## prince_enc
module prince_enc (
    input  wire         clk,
    input  wire         rst,         
    input  wire         in_valid,
    output wire         in_ready,
    input  wire [63:0]  plaintext,
    input  wire [127:0] key,         
    output reg          out_valid,
    output reg  [63:0]  ciphertext
);
    reg         v1;
    reg [63:0]  pt_r;
    reg [127:0] key_r;
    wire [63:0] ct;
    assign in_ready = 1'b1;
    always @(posedge clk) begin
        if (rst) begin
            v1        <= 1'b0;
            out_valid <= 1'b0;
        end else begin
            v1        <= in_valid;
            out_valid <= v1;
        end
    end
    always @(posedge clk) begin
        if (in_valid) begin
            pt_r  <= plaintext;
            key_r <= key;
        end
        if (v1)
            ciphertext <= ct;
    end
    prince_top u_prince (
        .plaintext  (pt_r),
        .key        (key_r),
        .ciphertext (ct)
    );
endmodule
Size in the first run: about 260 flip-flops, ~260 I/O pins, roughly 84,000 µm² of cells after synthesis.
Settings: LEC_CHECK=0, ABC_AREA=1, CAP_MARGIN=20, CORE_MARGIN=2, CORE_UTILIZATION=72, PLACE_DENSITY=0.6, SETUP_SLACK_MARGIN=-1.22, SLEW_MARGIN=20; clock period 15.2 ns.
run.sh (not shown) runs the stock make flow with config.mk's settings and CLKGATE_MAP_FILE=.
The first run aborted during global routing (5_1_grt), error GRT-0116.
Edit:
- ABC_AREA: 1 -> default
- CORE_UTILIZATION: 72 -> 57
- PLACE_DENSITY: 0.6 -> default
- SETUP_SLACK_MARGIN: -1.22 -> -1.46
- TNS_END_PERCENT: default -> 5
- clock period: 15.2 -> 18.0 ns (I/O delays scaled with it)
What happened: The changed run reached the layout checks and failed them: negative setup slack; synthesized area drops by 25%; die area goes down by 5.3%; synthesized cell count drops by 59%.
Edit:
- CORE_UTILIZATION: 57 -> 40
- CTS_CLUSTER_SIZE: default -> 29
- SETUP_SLACK_MARGIN: -1.46 -> default
- TNS_END_PERCENT: 5 -> 55
- clock period: 18.0 -> 22.0 ns (I/O delays scaled with it)
What happened:
- The new run completed with no timing, DRC or antenna violations
- maximum frequency shrinks by 10%
- sequential share of layout area went up by 1.8 points
- area after synthesis is unchanged
- count of clock-buffer cells in the layout went down by 4
- hold slack degrades by 0.039 ns
Edit:
- CORE_UTILIZATION: 40 -> 65
- CTS_CLUSTER_SIZE: 29 -> default
- TNS_END_PERCENT: 55 -> default
- clock period: 22.0 -> 9.83 ns (I/O delays scaled with it)
Outcome:
- With this change the flow failed in clock tree synthesis (4_1_cts) on DPL-0038
- area after synthesis is unchanged
- synthesized cell count does not change
- die size came out lower by 38%

prince_enc again, from the RTL that the note above started with.
export LEC_CHECK = 0
export CAP_MARGIN = 20
export CORE_MARGIN = 2
export CORE_UTILIZATION = 40
export PLACE_DENSITY = 0.6
export SLEW_MARGIN = 20
create_clock -name core_clock -period 22.0 [get_ports {clk}]
The first run went through all stages and came out clean.
Rerun with:
--- a/flow/config.mk
+++ b/flow/config.mk
@@ -7,6 +7,11 @@
 export LEC_CHECK = 0
 export CAP_MARGIN = 20
-export CORE_MARGIN = 2
+export CELL_PAD_IN_SITES_GLOBAL_PLACEMENT = 2
+export CORE_ASPECT_RATIO = 0.61
+export CORE_MARGIN = 10
 export CORE_UTILIZATION = 40
-export PLACE_DENSITY = 0.6
+export CTS_CLUSTER_SIZE = 29
+export MAX_ROUTING_LAYER = met4
+export PLACE_DENSITY_LB_ADDON = 0.22
 export SLEW_MARGIN = 20
+export TNS_END_PERCENT = 55
Result: Setup slack got worse by 0.26 ns; clock-buffer cell count decreases by 3.
Rerun with:
==> flow/config.mk (replaced) <==
export PLATFORM = sky130hd
export DESIGN_NAME = prince_enc
export DESIGN_NICKNAME = prince_enc
export VERILOG_FILES = /design/flow/design.v
export SDC_FILE = /design/flow/constraint.sdc
export NUM_CORES = 4
export LEC_CHECK = 0
export CAP_MARGIN = 20
export CORE_MARGIN = 2
export CORE_UTILIZATION = 70
export CTS_CLUSTER_DIAMETER = 381
export CTS_CLUSTER_SIZE = 20
export PLACE_DENSITY = 0.6
export SETUP_SLACK_MARGIN = -1.17
export SLEW_MARGIN = 20
==> flow/constraint.sdc (replaced) <==
create_clock -name core_clock -period 11.8 [get_ports {clk}]
set_input_delay 2.3600 -clock core_clock [delete_from_list [all_inputs] [get_ports {clk}]]
set_output_delay 2.3600 -clock core_clock [all_outputs]
set_load 0.01 [all_outputs]
Result: This time the run ended with an error in detailed placement on DPL-0033; synthesized area stays the same; die size shrinks by well over a third; synthesized cell count stays the same.
Rerun with:
--- a/flow/config.mk
+++ b/flow/config.mk
@@ -8,8 +8,5 @@
 export CAP_MARGIN = 20
 export CORE_MARGIN = 2
-export CORE_UTILIZATION = 70
-export CTS_CLUSTER_DIAMETER = 381
-export CTS_CLUSTER_SIZE = 20
+export CORE_UTILIZATION = 40
 export PLACE_DENSITY = 0.6
-export SETUP_SLACK_MARGIN = -1.17
 export SLEW_MARGIN = 20
==> flow/constraint.sdc (replaced) <==
create_clock -name core_clock -period 21.4 [get_ports {clk}]
set_input_delay 4.2800 -clock core_clock [delete_from_list [all_inputs] [get_ports {clk}]]
set_output_delay 4.2800 -clock core_clock [all_outputs]
set_load 0.01 [all_outputs]
This time the run finished with timing, DRC and antenna clean.
Die size climbs by 74%.
Synthesized area does not change.
Synthesized cell count stays the same.
Rerun with:
--- a/flow/config.mk
+++ b/flow/config.mk
@@ -6,7 +6,10 @@
 export NUM_CORES = 4
 export LEC_CHECK = 0
+export ABC_AREA = 1
 export CAP_MARGIN = 20
 export CORE_MARGIN = 2
-export CORE_UTILIZATION = 40
-export PLACE_DENSITY = 0.6
+export CORE_UTILIZATION = 72
+export CTS_CLUSTER_DIAMETER = 371
+export CTS_CLUSTER_SIZE = 17
+export SETUP_SLACK_MARGIN = 2.05
 export SLEW_MARGIN = 20
==> flow/constraint.sdc (replaced) <==
create_clock -name core_clock -period 9.83 [get_ports {clk}]
set_input_delay 1.9660 -clock core_clock [delete_from_list [all_inputs] [get_ports {clk}]]
set_output_delay 1.9660 -clock core_clock [all_outputs]
set_load 0.01 [all_outputs]
What happened:
- The new run did not get past detailed placement
- die size decreases by a quarter to a third
- synthesized cell count came out higher by well over a third
- area after synthesis goes up by a quarter to a third

Starting RTL as in the previous note.
clock: 9.83 ns
lec_check: 0
abc_area: 1
cap_margin: 40
core_margin: 2
core_utilization: 72
cts_cluster_diameter: 371
cts_cluster_size: 17
hold_slack_margin: 0.29
setup_slack_margin: 2.05
slew_margin: 20
The first run did not get past detailed placement.
Rerun with:
Settings changed: ABC_AREA 1 to not set, CAP_MARGIN 40 to 20, CELL_PAD_IN_SITES_GLOBAL_PLACEMENT set to 2, CORE_UTILIZATION 72 to 40, CTS_CLUSTER_DIAMETER 371 to not set, CTS_CLUSTER_SIZE 17 to 29, HOLD_SLACK_MARGIN 0.29 to not set, MAX_ROUTING_LAYER set to met4, SETUP_SLACK_MARGIN 2.05 to not set, TNS_END_PERCENT set to 55.
Clock period 9.83 ns to 22.0 ns, I/O delays scaled along.
After rerunning: The new run completed without violations; synthesized area went down by about 25%; die area is higher by 34%; synthesized cell count went down by 59%.
Rerun with:
Settings changed: ABC_AREA set to 1, CAP_MARGIN 20 to 15, CELL_PAD_IN_SITES_GLOBAL_PLACEMENT 2 to not set, CORE_UTILIZATION 40 to 72, CTS_CLUSTER_SIZE 29 to 10, MAX_ROUTING_LAYER met4 to not set, PLACE_DENSITY set to 0.6, SETUP_SLACK_MARGIN set to 1.08, TNS_END_PERCENT 55 to not set.
Clock period 22.0 ns to 15.2 ns, I/O delays scaled along.
- With this change the flow ended with an error in global routing
- synthesized area increases by 33%
- die area shrinks by 26%
- synthesized cell count rose by 140%
Rerun with:
Settings changed: ABC_AREA 1 to not set, CAP_MARGIN 15 to 20, CORE_UTILIZATION 72 to 46, CTS_CLUSTER_SIZE 10 to not set, SETUP_SLACK_MARGIN 1.08 to not set.
Clock period 15.2 ns to 21.4 ns, I/O delays scaled along.
=>
- The changed run produced a clean layout
- die size grows by 17%
- area after synthesis drops by about 25%
- synthesized cell count came out lower by 59%

Setup of run 1:
Starting RTL as in the previous note.
// prince_enc
module prince_enc (
    input  wire         clk,
    input  wire         rst,         
    input  wire         in_valid,
    output wire         in_ready,
    input  wire [63:0]  plaintext,
    input  wire [127:0] key,         
    output reg          out_valid,
    output reg  [63:0]  ciphertext
);
==> flow/config.mk <==
export PLATFORM = sky130hd
export DESIGN_NAME = prince_enc
export DESIGN_NICKNAME = prince_enc
export VERILOG_FILES = /design/flow/design.v
export SDC_FILE = /design/flow/constraint.sdc
export NUM_CORES = 4
export LEC_CHECK = 0
export CAP_MARGIN = 20
export CORE_ASPECT_RATIO = 1.74
export CORE_MARGIN = 2
export CORE_UTILIZATION = 70
export CTS_CLUSTER_DIAMETER = 362
export CTS_CLUSTER_SIZE = 75
export HOLD_SLACK_MARGIN = 0.2
export MIN_ROUTING_LAYER = met1
export PLACE_DENSITY_LB_ADDON = 0.16
export SETUP_SLACK_MARGIN = -1.39
export SLEW_MARGIN = 20
==> flow/constraint.sdc <==
create_clock -name core_clock -period 18.1 [get_ports {clk}]
set_input_delay 3.6200 -clock core_clock [delete_from_list [all_inputs] [get_ports {clk}]]
set_output_delay 3.6200 -clock core_clock [all_outputs]
set_load 0.01 [all_outputs]
The log for run 1 ends in global routing (5_1_grt) with error GRT-0116, so the run never completed.
Modified inputs, run 2 compared to run 1
# run 1
export LEC_CHECK = 0
export CAP_MARGIN = 20
export CORE_ASPECT_RATIO = 1.74
export CORE_MARGIN = 2
export CORE_UTILIZATION = 70
export CTS_CLUSTER_DIAMETER = 362
export CTS_CLUSTER_SIZE = 75
export HOLD_SLACK_MARGIN = 0.2
export MIN_ROUTING_LAYER = met1
export PLACE_DENSITY_LB_ADDON = 0.16
export SETUP_SLACK_MARGIN = -1.39
export SLEW_MARGIN = 20
create_clock -name core_clock -period 18.1 [get_ports {clk}]
# run 2
export LEC_CHECK = 0
export CAP_MARGIN = 20
export CORE_MARGIN = 2
export CORE_UTILIZATION = 66
export SLEW_MARGIN = 20
create_clock -name core_clock -period 17.4 [get_ports {clk}]
Notes after the runs:
- As the logs show, run 2 stopped at clock tree synthesis (4_1_cts) after a tool error, so it never reached the end of the flow.
- Comparing run 1 against run 2, there is no change at all in synthesized cell count.
- Re number of different library cells in the post-synthesis netlist: no difference whatsoever between run 2 and run 1.
- Summary of run 2 over run 1: die height has decreased, synthesis area per yosys barely changed, die extent in x saw an increase, standard cell core area went up 6.0%, last weighted congestion value of the routability-driven placer lower.
- The lower die area of run 1 and run 2 is in run 1.
- Diff run 1 and run 2: number of standard-cell rows in the floorplan higher in run 1
Setup changes, run 2 to run 3
# run 2
export LEC_CHECK = 0
export CAP_MARGIN = 20
export CORE_MARGIN = 2
export CORE_UTILIZATION = 66
export SLEW_MARGIN = 20
create_clock -name core_clock -period 17.4 [get_ports {clk}]
# run 3
export LEC_CHECK = 0
export CAP_MARGIN = 20
export CORE_MARGIN = 2
export CORE_UTILIZATION = 66
export SLEW_MARGIN = 20
create_clock -name core_clock -period 17.6 [get_ports {clk}]
## What came out
Flow for run 3 halted at clock tree synthesis (4_1_cts), error code DPL-0033. When the final numbers for run 2 and run 3 were put side by side, the number of placed instances, taps included turned out to be greater in run 2. Run 3 against run 2: worst setup slack after placement higher; tally of buffers added on design ports closely matched the old numbers; half-perimeter wire length of the detailed placement result has decreased. On total placed instance area: between run 2 and run 3, it ends up lower for run 3. Diff run 2 -> run 3: total core area comparable; placer congestion estimate picked up an extra about 0.54%.
What run 4 does differently from run 3 at the input level:
# run 3
export LEC_CHECK = 0
export CAP_MARGIN = 20
export CORE_MARGIN = 2
export CORE_UTILIZATION = 66
export SLEW_MARGIN = 20
create_clock -name core_clock -period 17.6 [get_ports {clk}]
# run 4
export LEC_CHECK = 0
export CAP_MARGIN = 20
export CORE_ASPECT_RATIO = 0.55
export CORE_MARGIN = 2
export CORE_UTILIZATION = 45
export CTS_CLUSTER_SIZE = 21
export HOLD_SLACK_MARGIN = 0.2
export MIN_ROUTING_LAYER = met1
export PLACE_DENSITY_LB_ADDON = 0.16
export SETUP_SLACK_MARGIN = -1.39
export SLEW_MARGIN = 20
create_clock -name core_clock -period 14.2 [get_ports {clk}]
Notes after the runs:
Although it ran to completion, run 4 produced a layout that fails the final checks because of negative setup slack. Relative to run 3, the instance area at placement measured on run 4 has increased by a few percent. Flip-flop and latch count after synthesis delta (run 4 -> run 3): insignificant. Run 3 and run 4 ended up with nearly the same chip area estimate from yosys synthesis. | final estimated routing congestion in global placement | run 4 vs run 3 | 1.1% higher |. Y dimension of the die in run 4 vs run 3: down 32 um. Relative to run 3, horizontal extent of the die increased by 200 um in run 4. From run 3 to run 4 the numbers moved as follows: die area rose about 46%, total standard cell area after synthesis about even, pre-CTS setup slack fell 3340 ps, core footprint rose 0.044 mm^2, total instance count after detailed placement rose 1099.
